==> job 6375: inputs <==
// alu16_top
module alu16_top(clk, valA, valB, aluop, sub, lr, cc, result);
clock: 6.38 ns
lec_check: 0
abc_area: 0
cap_margin: 25
cell_pad_in_sites_detail_placement: 2
cell_pad_in_sites_global_placement: 1
core_aspect_ratio: 0.54
core_margin: 5
core_utilization: 57
cts_cluster_diameter: 219
gpl_routability_driven: 1
gpl_timing_driven: 0
min_routing_layer: met2
place_density_lb_addon: 0.03
slew_margin: 10
tns_end_percent: 70
run.sh (not shown) runs the stock make flow with config.mk's settings and CLKGATE_MAP_FILE=.
==> job 5873: changes against job 6375 <==
Settings changed: ABC_AREA 0 to not set, CAP_MARGIN 25 to 20, CELL_PAD_IN_SITES_DETAIL_PLACEMENT 2 to not set, CELL_PAD_IN_SITES_GLOBAL_PLACEMENT 1 to not set, CORE_ASPECT_RATIO 0.54 to not set, CORE_MARGIN 5 to 2, CTS_CLUSTER_DIAMETER 219 to not set, GPL_ROUTABILITY_DRIVEN 1 to not set, GPL_TIMING_DRIVEN 0 to not set, MIN_ROUTING_LAYER met2 to not set, PLACE_DENSITY_LB_ADDON 0.03 to not set, SETUP_SLACK_MARGIN set to 0.97, SLEW_MARGIN 10 to 20, TNS_END_PERCENT 70 to not set.
==> flow/constraint.sdc (replaced) <==
create_clock -name core_clock -period 3.41 [get_ports {clk}]
set_input_delay 0.6820 -clock core_clock [delete_from_list [all_inputs] [get_ports {clk}]]
set_output_delay 0.6820 -clock core_clock [all_outputs]
set_load 0.01 [all_outputs]
==> job 7251: changes against job 6375 <==
Settings changed: ABC_AREA 0 to not set, CAP_MARGIN 25 to 20, CELL_PAD_IN_SITES_GLOBAL_PLACEMENT 1 to not set, CORE_ASPECT_RATIO 0.54 to not set, CORE_MARGIN 5 to 2, CORE_UTILIZATION 57 to 38, CTS_CLUSTER_DIAMETER 219 to not set, MAX_ROUTING_LAYER set to met5, MIN_ROUTING_LAYER met2 to not set, PLACE_DENSITY_LB_ADDON 0.03 to 0.05, SLEW_MARGIN 10 to 5, TNS_END_PERCENT 70 to 20.
==> flow/constraint.sdc (replaced) <==
create_clock -name core_clock -period 6.65 [get_ports {clk}]
set_input_delay 1.3300 -clock core_clock [delete_from_list [all_inputs] [get_ports {clk}]]
set_output_delay 1.3300 -clock core_clock [all_outputs]
set_load 0.01 [all_outputs]
==> results <==
Run status: job 7251 finished clean; job 6375 did not finish; job 5873 did not finish
Stage where the flow stopped: job 7251 -; job 6375 3_5_place_dp; job 5873 5_1_grt
Worst slack at placement: job 7251 0.578 ns; job 6375 -; job 5873 -0.600 ns
Post-CTS setup buffer count: job 7251 0; job 6375 -; job 5873 18
Gp weighted congestion: job 7251 1.07; job 6375 1.48; job 5873 1.21
Netlist cell types: job 7251 84; job 6375 84; job 5873 84
Number of clock buffers inserted by TritonCTS: job 7251 9; job 6375 -; job 5873 9
Largest buffer count on any clock path: job 7251 2; job 6375 -; job 5873 2
Post-cts repair resize count: job 7251 0; job 6375 -; job 5873 128
Cell row count: job 7251 48; job 6375 29; job 5873 39
Mean post-synth cell area: job 7251 7.87 um2; job 6375 7.87 um2; job 5873 7.87 um2
Dpl cell area: job 7251 0.00759 mm2; job 6375 -; job 5873 0.00914 mm2
Chip Width: job 7251 137 um; job 6375 158 um; job 5873 113 um
Area fraction in compound gates: job 7251 0.293; job 6375 0.293; job 5873 0.293
Number of placed instances with taps included: job 7251 1,138; job 6375 -; job 5873 1,241
Full die area: job 7251 0.0188 mm2; job 6375 0.0142 mm2; job 5873 0.0127 mm2
CTS Hold Buffers Added: job 7251 0; job 6375 -; job 5873 0
Initial core utilization: job 7251 0.389; job 6375 0.577; job 5873 0.586
Cell at the root of the clock tree: job 7251 sky130_fd_sc_hd__clkbuf_16; job 6375 -; job 5873 sky130_fd_sc_hd__clkbuf_16
Clock sink count: job 7251 57; job 6375 -; job 5873 57
Post-detailed-placement half-perimeter wirelength: job 7251 30,900 um; job 6375 -; job 5873 22,700 um
Die Ht: job 7251 137 um; job 6375 89.8 um; job 5873 113 um
Max H-tree Level: job 7251 3; job 6375 -; job 5873 3
Core Area: job 7251 0.0173 mm2; job 6375 0.0116 mm2; job 5873 0.0115 mm2

* * *

==> try-amber <==
alu16_top again, from the RTL that the note above started with.
==> flow/config.mk <==
export PLATFORM = sky130hd
export DESIGN_NAME = alu16_top
export DESIGN_NICKNAME = alu16_top
export VERILOG_FILES = /design/flow/design.v
export SDC_FILE = /design/flow/constraint.sdc
export NUM_CORES = 4
export LEC_CHECK = 0
export CAP_MARGIN = 10
export CELL_PAD_IN_SITES_GLOBAL_PLACEMENT = 3
export CORE_ASPECT_RATIO = 1.23
export CORE_MARGIN = 4
export CORE_UTILIZATION = 40
export CTS_CLUSTER_SIZE = 25
export GPL_ROUTABILITY_DRIVEN = 0
export GPL_TIMING_DRIVEN = 0
export MAX_ROUTING_LAYER = met4
export MIN_ROUTING_LAYER = met1
export SLEW_MARGIN = 35
export TNS_END_PERCENT = 55
==> flow/constraint.sdc <==
create_clock -name core_clock -period 4.7 [get_ports {clk}]
set_input_delay 0.9400 -clock core_clock [delete_from_list [all_inputs] [get_ports {clk}]]
set_output_delay 0.9400 -clock core_clock [all_outputs]
set_load 0.01 [all_outputs]
==> try-umber (differences from try-amber) <==
- ABC_AREA: default -> 0
- CAP_MARGIN: 10 -> 20
- CELL_PAD_IN_SITES_GLOBAL_PLACEMENT: 3 -> default
- CORE_ASPECT_RATIO: 1.23 -> 1.17
- CORE_MARGIN: 4 -> 2
- CORE_UTILIZATION: 40 -> 66
- CTS_CLUSTER_SIZE: 25 -> default
- GPL_ROUTABILITY_DRIVEN: 0 -> 1
- GPL_TIMING_DRIVEN: 0 -> default
- MAX_ROUTING_LAYER: met4 -> default
- SLEW_MARGIN: 35 -> 20
- TNS_END_PERCENT: 55 -> default
==> flow/constraint.sdc (replaced) <==
create_clock -name core_clock -period 3.59 [get_ports {clk}]
set_input_delay 0.7180 -clock core_clock [delete_from_list [all_inputs] [get_ports {clk}]]
set_output_delay 0.7180 -clock core_clock [all_outputs]
set_load 0.01 [all_outputs]
==> results <==
metric	try-umber	try-amber
Status	did not finish	complete, no violations
Stage where the flow stopped	clock tree synthesis (4_1_cts)	-
Total cell area at the placement stage	8820 µm²	7580 µm²
Flip-flop and latch count after synthesis	57	57
Cells in synth_stat.txt	854	854
DP Worst Slack	-0.443 ns	-1.39 ns
Chip area	11,000 µm²	18,900 µm²
Leading cell type by number of instances after synthesis	sky130_fd_sc_hd__a21oi_1	sky130_fd_sc_hd__a21oi_1
Number of standard-cell rows in the floorplan	39	52
Area share of the largest cell type after synthesis	0.170	0.170
Cell count after placement	1,182	1,128
Die span in y	113 µm	152 µm
Die X	97.3 µm	125 µm
AND/OR/NAND/NOR Cells, Area Fraction	0.166	0.166
Area figure in the yosys stat output	6720 µm²	6720 µm²
Core Area	9860 µm²	16,500 µm²
Post-Syn Nets	957	957
Starting utilization of the core area	0.682	0.408
Fa+ha+maj area frac	0.119	0.119
Netlist cell types	84	84
Synthesized area per cell	7.87 µm²	7.87 µm²
Sum of net half-perimeters after detailed placement	23,400 µm	24,800 µm
